// apb_dut
module apb_dut (
  input  wire        PSEL,
  input  wire        PENABLE,
  input  wire [31:0] PADDR,
  input  wire        PWRITE,
  input  wire [31:0] PWDATA,
  input  wire        PCLK,
  input  wire        PRESET,
  output reg  [31:0] PRDATA,
  output reg         PREADY,
  output reg         PSLVERR
);
Size in the first run: roughly 2100 cells after synthesis, about 1000 flip-flops.
make LEC_CHECK=0 CAP_MARGIN=20 CELL_PAD_IN_SITES_DETAIL_PLACEMENT=0 CELL_PAD_IN_SITES_GLOBAL_PLACEMENT=0 CORE_ASPECT_RATIO=1.36 CORE_MARGIN=2 CORE_UTILIZATION=70 CTS_CLUSTER_SIZE=100 GPL_ROUTABILITY_DRIVEN=0 MAX_ROUTING_LAYER=met5 MIN_ROUTING_LAYER=met1 PLACE_DENSITY_LB_ADDON=0.05 SETUP_SLACK_MARGIN=0.83 SLEW_MARGIN=20 finish   # period 2.86 ns
run.sh (not shown) runs the stock make flow with config.mk's settings and CLKGATE_MAP_FILE=.
The first run did not get past global routing on ODB-0269.
Rerun with:
- CELL_PAD_IN_SITES_DETAIL_PLACEMENT: 0 -> unset
- CELL_PAD_IN_SITES_GLOBAL_PLACEMENT: 0 -> unset
- CORE_ASPECT_RATIO: 1.36 -> unset
- CORE_UTILIZATION: 70 -> 60
- CTS_CLUSTER_SIZE: 100 -> unset
- GPL_ROUTABILITY_DRIVEN: 0 -> unset
- MAX_ROUTING_LAYER: met5 -> unset
- MIN_ROUTING_LAYER: met1 -> unset
- PLACE_DENSITY_LB_ADDON: 0.05 -> unset
- SETUP_SLACK_MARGIN: 0.83 -> unset
- clock period: 2.86 -> 2.25 ns (I/O delays scaled with it)
With this change the flow reached the layout checks and failed them: negative setup slack.
Die size climbs by 16%.
Area after synthesis does not change.
Synthesized cell count does not change.
Rerun with:
- ABC_AREA: unset -> 1
- CAP_MARGIN: 20 -> 25
- CORE_MARGIN: 2 -> 5
- CORE_UTILIZATION: 60 -> 38
- CTS_CLUSTER_DIAMETER: unset -> 115
- GPL_ROUTABILITY_DRIVEN: unset -> 0
- HOLD_SLACK_MARGIN: unset -> 0.24
- SLEW_MARGIN: 20 -> 40
- clock period: 2.25 -> 4.2 ns (I/O delays scaled with it)
What happened: This time the run produced a clean layout. Wire length is higher by about 4%. Critical path depth is lower by 3. Combinational power is lower by 53%. Worst setup slack gains 540 ps. Clock power is lower by 39%. Design area is lower by 5.3%. Final cell count is higher by 66%. Non-clock buffer count is lower by 285. Hold slack gains 140 ps. Total power is lower by 44%.
Rerun with:
- ABC_AREA: 1 -> 0
- CAP_MARGIN: 25 -> 20
- CORE_MARGIN: 5 -> 2
- CORE_UTILIZATION: 38 -> 72
- CTS_CLUSTER_DIAMETER: 115 -> 333
- CTS_CLUSTER_SIZE: unset -> 98
- GPL_ROUTABILITY_DRIVEN: 0 -> unset
- HOLD_SLACK_MARGIN: 0.24 -> unset
- PLACE_DENSITY: unset -> 0.4
- SETUP_SLACK_MARGIN: unset -> 0.42
- SLEW_MARGIN: 40 -> 20
- clock period: 4.2 -> 2.33 ns (I/O delays scaled with it)
The changed run never finished: it broke off in global routing.
Synthesized cell count drops by 49%.
Die area drops by about 50%.
Synthesized area drops by 7.9%.

== nickel ==
Starting RTL as in the previous note.
Design apb_dut, start of the top module:
module apb_dut (
  input  wire        PSEL,
  input  wire        PENABLE,
  input  wire [31:0] PADDR,
  input  wire        PWRITE,
  input  wire [31:0] PWDATA,
  input  wire        PCLK,
  input  wire        PRESET,
  output reg  [31:0] PRDATA,
  output reg         PREADY,
  output reg         PSLVERR
);
make LEC_CHECK=0 ABC_AREA=1 CAP_MARGIN=20 CELL_PAD_IN_SITES_DETAIL_PLACEMENT=0 CELL_PAD_IN_SITES_GLOBAL_PLACEMENT=3 CORE_ASPECT_RATIO=1.92 CORE_MARGIN=2 CORE_UTILIZATION=58 CTS_CLUSTER_SIZE=48 GPL_ROUTABILITY_DRIVEN=0 MAX_ROUTING_LAYER=met5 MIN_ROUTING_LAYER=met1 PLACE_DENSITY_LB_ADDON=0.05 SETUP_SLACK_MARGIN=0.83 SLEW_MARGIN=25 finish   # period 2.96 ns
nickel: it failed with a tool error in global placement without I/O, so there are no final results.
Inputs modified between nickel and amber:
Settings: a deleted MIN_ROUTING_LAYER that had been met1; a deleted MAX_ROUTING_LAYER that had been met5; a deleted CTS_CLUSTER_SIZE that had been 48; a deleted GPL_ROUTABILITY_DRIVEN that had been 0; a deleted SETUP_SLACK_MARGIN that had been 0.83; a deleted CORE_ASPECT_RATIO that had been 1.92; a change of SLEW_MARGIN from 25 to 20; a deleted PLACE_DENSITY_LB_ADDON that had been 0.05; a deleted ABC_AREA that had been 1; a deleted CELL_PAD_IN_SITES_GLOBAL_PLACEMENT that had been 3; a change of CORE_UTILIZATION from 58 to 40; a deleted CELL_PAD_IN_SITES_DETAIL_PLACEMENT that had been 0; a change of the clock period (ns, I/O delays scaled along) from 2.96 to 4.19.
Findings:
- Among nickel and amber, the run that stopped before the end is nickel, and it is the only one.
- The flow for amber finished, though final verification flagged setup timing.
- Tool error FLW-0024 stopped nickel during global placement without I/O; no final results.
- Compare nickel and amber | number of standard-cell rows in the floorplan lower: amber
- Taking nickel as the reference point, the count of mapped cells out of synthesis of amber falls by 2,001.
- Summary — share of synthesized cell area in and-or and or-and compound cells, amber relative to nickel: higher, by 4.1 points.
- amber gives less post-synth area from yosys stat than nickel did.
- Diff amber..nickel | count of library flops with an enable pin | unchanged
- Measured against each other, nickel and amber differ in number of distinct library cell variants in the gate-level netlist after synthesis, the lower figure coming from nickel.
- Between nickel and amber, the effective utilization at floorplan is lower for amber.
- Looking at simple logic cell fraction of the synthesized area, amber sits below nickel.
- The die area of amber was inferior to that of nickel.

Setup of the baseline:
Starting RTL as in the previous note.
==> flow/config.mk <==
export PLATFORM = sky130hd
export DESIGN_NAME = apb_dut
export DESIGN_NICKNAME = apb_dut
export VERILOG_FILES = /design/flow/design.v
export SDC_FILE = /design/flow/constraint.sdc
export NUM_CORES = 4
export LEC_CHECK = 0
export CAP_MARGIN = 20
export CELL_PAD_IN_SITES_DETAIL_PLACEMENT = 0
export CELL_PAD_IN_SITES_GLOBAL_PLACEMENT = 0
export CORE_ASPECT_RATIO = 1.13
export CORE_MARGIN = 2
export CORE_UTILIZATION = 67
export CTS_CLUSTER_SIZE = 100
export GPL_ROUTABILITY_DRIVEN = 0
export MAX_ROUTING_LAYER = met4
export MIN_ROUTING_LAYER = met1
export PLACE_DENSITY_LB_ADDON = 0.05
export SETUP_SLACK_MARGIN = 0.83
export SLEW_MARGIN = 20
export TNS_END_PERCENT = 45
==> flow/constraint.sdc <==
create_clock -name core_clock -period 2.86 [get_ports {PCLK}]
set_input_delay 0.5720 -clock core_clock [delete_from_list [all_inputs] [get_ports {PCLK}]]
set_output_delay 0.5720 -clock core_clock [all_outputs]
set_load 0.01 [all_outputs]
The layout from the baseline, despite a flow that completed every stage, fails the layout checks, with the failing checks listed as setup timing.
Modified inputs, the candidate compared to the baseline
Settings: removing TNS_END_PERCENT (formerly 45); changing MAX_ROUTING_LAYER from met4 to met5; changing CORE_UTILIZATION from 67 to 72; changing SETUP_SLACK_MARGIN from 0.83 to -0.27; changing CORE_ASPECT_RATIO from 1.13 to 0.64; changing the clock period (ns, I/O delays scaled along) from 2.86 to 2.7.
==> results <==
- Completing all stages was not enough for the candidate: its layout failed the final checks because of setup timing.
- Summary of the candidate over the baseline: transition time at the pin with the least slew margin shows a reduction of 0.54 ns; overall fraction of global-route tracks in use went down 2.4 points; number of buffers added for setup after CTS has decreased; DRC marker count from the first detailed-route iteration moved down.
- The candidate vs the baseline — worst-case setup margin in the final layout rose 0.043 ns.
- Re critical path data required time: the candidate is 0.13 ns down on the baseline.
- Diff the candidate and the baseline: final area lower in the candidate
- Comparing final design utilization for the candidate and the baseline, the smaller number came from the candidate.

The RTL this note starts from:
==> flow/design.v <==
module apb_dut (
  input  wire        PSEL,
  input  wire        PENABLE,
  input  wire [31:0] PADDR,
  input  wire        PWRITE,
  input  wire [31:0] PWDATA,
  input  wire        PCLK,
  input  wire        PRESET,
  output reg  [31:0] PRDATA,
  output reg         PREADY,
  output reg         PSLVERR
);
  parameter IDLE   = 2'b00;
  parameter SETUP  = 2'b01;
  parameter ACCESS = 2'b10;
  reg [1:0] ps, ns;  
  reg [31:0] mem [31:0];  
  reg        mem_we;      
  always @(posedge PCLK) begin
    if (PRESET) begin
      ps <= IDLE;
    end else begin
      ps <= ns;
    end
  end
  always @(posedge PCLK) begin
    if (mem_we) begin
      mem[PADDR[4:0]] <= PWDATA;
    end
  end
  always @(*) begin
    ns      = ps;
    PREADY  = 1'b0;  
    PSLVERR = 1'b0;  
    mem_we  = 1'b0;
    PRDATA  = mem[PADDR[4:0]];
    case (ps)
      IDLE: begin
        if (PSEL == 1'b1 && PENABLE == 1'b0) begin
          ns = SETUP;
        end else begin
          ns = IDLE;
        end
      end
      SETUP: begin
        if (PSEL == 1'b1 && PENABLE == 1'b1) begin
          ns     = ACCESS;
          PREADY = 1'b1;  
          if (PADDR >= 32) begin  
            PSLVERR = 1'b1;
          end else begin
            if (PWRITE) begin
              mem_we = 1'b1;
            end
          end
        end else if (PSEL == 1'b1 && PENABLE == 1'b0) begin
          ns = SETUP;
        end else begin
          ns = IDLE;
        end
      end
      ACCESS: begin
        PREADY = 1'b1;  
        if (PADDR >= 32) begin
          PSLVERR = 1'b1;
        end
        if (PSEL == 1'b1 && PENABLE == 1'b0) begin
          ns = SETUP;
        end else if (PSEL == 1'b0 && PENABLE == 1'b0) begin
          ns = IDLE;
        end else begin
          ns = IDLE;
        end
      end
      default: ns = IDLE;
    endcase
  end
endmodule
export LEC_CHECK = 0
export ABC_AREA = 1
export CAP_MARGIN = 5
export CORE_MARGIN = 9
export CORE_UTILIZATION = 38
export CTS_CLUSTER_DIAMETER = 126
export SLEW_MARGIN = 40
create_clock -name core_clock -period 4.2 [get_ports {PCLK}]
Change:
Settings changed: ABC_AREA 1 to unset, CAP_MARGIN 5 to 20, CORE_MARGIN 9 to 2, CORE_UTILIZATION 38 to 72, CTS_CLUSTER_DIAMETER 126 to unset, CTS_CLUSTER_SIZE set to 33, SETUP_SLACK_MARGIN set to -0.18, SLEW_MARGIN 40 to 20.
Clock period 4.2 ns to 2.33 ns, I/O delays scaled along.
Result: The changed run stopped in global routing on DPL-0033; area after synthesis decreases by 7.9%; synthesized cell count goes down by 49%; die size came out lower by 55%.
Change:
Settings changed: CORE_UTILIZATION 72 to 34, CTS_CLUSTER_SIZE 33 to unset, SETUP_SLACK_MARGIN -0.18 to unset.
Clock period 2.33 ns to 4.19 ns, I/O delays scaled along.
Result: The changed run produced a clean layout; synthesized cell count stays the same; area after synthesis does not change; die size goes up by 110%.
Change:
Settings changed: ABC_AREA set to 0, CORE_UTILIZATION 34 to 72, CTS_CLUSTER_DIAMETER set to 204, CTS_CLUSTER_SIZE set to 47, PLACE_DENSITY_LB_ADDON set to 0.17, SETUP_SLACK_MARGIN set to 0.69.
Clock period 4.19 ns to 2.33 ns, I/O delays scaled along.
Result:
- Now the flow stopped in global routing on ODB-0269
- area after synthesis stays the same
- die size went down by 52%
- synthesized cell count stays the same
Change:
Settings changed: ABC_AREA 0 to unset, CELL_PAD_IN_SITES_DETAIL_PLACEMENT set to 0, CELL_PAD_IN_SITES_GLOBAL_PLACEMENT set to 0, CORE_ASPECT_RATIO set to 0.64, CTS_CLUSTER_DIAMETER 204 to unset, CTS_CLUSTER_SIZE 47 to 100, GPL_ROUTABILITY_DRIVEN set to 0, MAX_ROUTING_LAYER set to met5, MIN_ROUTING_LAYER set to met1, PLACE_DENSITY_LB_ADDON 0.17 to 0.05, SETUP_SLACK_MARGIN 0.69 to unset.
Clock period 2.33 ns to 3.17 ns, I/O delays scaled along.
Effect: The changed run reached the layout checks and failed them: setup timing. Synthesized cell count is unchanged. Die size barely changes. Synthesized area stays the same.

== rev 12 ==
RTL: the design.v shown in full above, as it stands there.
clock: 2.33 ns
lec_check: 0
cap_margin: 20
core_margin: 2
core_utilization: 72
cts_cluster_size: 33
setup_slack_margin: 0.62
slew_margin: 20
As the logs show, rev 12 stopped at 5_1_grt after a tool error, so it never reached the end of the flow.
### rev 12 -> rev 13
Settings: putting ABC_AREA at 0 where nothing was set; putting CTS_CLUSTER_DIAMETER at 333 where nothing was set; swapping 33 for 98 in CTS_CLUSTER_SIZE; putting PLACE_DENSITY at 0.4 where nothing was set; swapping 0.62 for 0.53 in SETUP_SLACK_MARGIN.
## What came out
- As far as mean instance size in the synthesized netlist goes, rev 13 and rev 12 are indistinguishable; the numbers are identical.
- Of rev 12 and rev 13, none finishes clean.
- 5_1_grt: rev 12 exited with error
- On number of buffers created by CTS, the higher figure sits with rev 12, not rev 13.
- Diff rev 12..rev 13 | yosys stat chip area | unchanged
- Looking at number of H-tree levels across rev 12 and rev 13, the one that comes out higher is rev 12.
- Rev 12 -> rev 13: count of different cell masters after synthesis delta 0, exact match
- Comparing rev 12 against rev 13, there is no change at all in cell count after synthesis.
- As far as placeable core region goes, rev 13 and rev 12 are indistinguishable; the numbers are identical.
- Buffers inserted during post-CTS setup optimization in rev 13 is about 20% above rev 12.

// apb_dut: RTL as listed in full above, without the edits since
clock: 2.33 ns
lec_check: 0
abc_area: 0
cap_margin: 20
core_margin: 2
core_utilization: 72
cts_cluster_diameter: 204
cts_cluster_size: 47
setup_slack_margin: 0.69
slew_margin: 20
The baseline failed in global routing (ODB-0269).
==> next run, changes <==
- ABC_AREA: 0 -> default
- CORE_UTILIZATION: 72 -> 11
- CTS_CLUSTER_DIAMETER: 204 -> default
- CTS_CLUSTER_SIZE: 47 -> default
- SETUP_SLACK_MARGIN: 0.69 -> default
- clock period: 2.33 -> 6.59 ns (I/O delays scaled with it)
=>
- With this change the flow completed with no timing, DRC or antenna violations
- synthesized area is unchanged
- synthesized cell count stays the same
- die size increases to 6.4 times its value
==> next run, changes <==
- CORE_UTILIZATION: 11 -> 40
- clock period: 6.59 -> 4.2 ns (I/O delays scaled with it)
After rerunning: The changed run went through all stages and came out clean. Cell count decreases by 47%. Setup slack gets worse by 310 ps. Total power grows by 62%. Design area came out lower by 4.0%. Routed wire length shrinks by 6.7%. Core utilization grows by 35 points.
==> next run, changes <==
- ABC_AREA: default -> 0
- CORE_UTILIZATION: 40 -> 72
- CTS_CLUSTER_DIAMETER: default -> 204
- CTS_CLUSTER_SIZE: default -> 47
- SETUP_SLACK_MARGIN: default -> 0.67
- clock period: 4.2 -> 2.33 ns (I/O delays scaled with it)
=>
- The changed run did not get past global routing
- die size is lower by 44%
- synthesized area is unchanged
- synthesized cell count stays the same

lane 2:
// apb_dut: RTL as listed in full above, without the edits since
==> flow/config.mk <==
export PLATFORM = sky130hd
export DESIGN_NAME = apb_dut
export DESIGN_NICKNAME = apb_dut
export VERILOG_FILES = /design/flow/design.v
export SDC_FILE = /design/flow/constraint.sdc
export NUM_CORES = 4
export LEC_CHECK = 0
export CAP_MARGIN = 20
export CELL_PAD_IN_SITES_DETAIL_PLACEMENT = 0
export CELL_PAD_IN_SITES_GLOBAL_PLACEMENT = 0
export CORE_ASPECT_RATIO = 0.64
export CORE_MARGIN = 2
export CORE_UTILIZATION = 72
export CTS_CLUSTER_SIZE = 34
export GPL_ROUTABILITY_DRIVEN = 0
export MAX_ROUTING_LAYER = met5
export MIN_ROUTING_LAYER = met1
export PLACE_DENSITY = 0.44
export SETUP_SLACK_MARGIN = 0.83
export SLEW_MARGIN = 20
==> flow/constraint.sdc <==
create_clock -name core_clock -period 2.86 [get_ports {PCLK}]
set_input_delay 0.5720 -clock core_clock [delete_from_list [all_inputs] [get_ports {PCLK}]]
set_output_delay 0.5720 -clock core_clock [all_outputs]
set_load 0.01 [all_outputs]
Status: lane 2 FAILED at 5_1_grt (tool error)
Inputs modified between lane 2 and lane 3:
Settings: a change of SETUP_SLACK_MARGIN from 0.83 to 0.91; a change of CTS_CLUSTER_SIZE from 34 to 100; a change of PLACE_DENSITY from 0.44 to 0.64; a change of GPL_ROUTABILITY_DRIVEN from 0 to 1; a change of the clock period (ns, I/O delays scaled along) from 2.86 to 3.17.
--- outcome ---
- Lane 3 vs. lane 2: post-detailed-placement half-perimeter wirelength fell by about 6%; total of buffers placed on input and output ports saw little to no change; count of instantiated cells in the yosys netlist now sits at about the same level; core region area flat; total of cells resized after clock tree synthesis fell by about 24%.
- [compare] base=lane 2 new=lane 3: instance area after placement moved down; mux share of post-synthesis cell area level.
- Of lane 3 and lane 2, lane 3 shows the lower placed cell count, with lane 2 above it.
- As far as synthesized cell count goes, lane 3 and lane 2 are indistinguishable; the numbers are identical.
- Compared lane 3 vs lane 2, and count of buffers added by post-CTS timing repair for setup is up in lane 3.
- What ended lane 3 was a tool error in 5_1_grt; the run never finished.
No activity file was given, so power comes from the tool's default toggle rates.
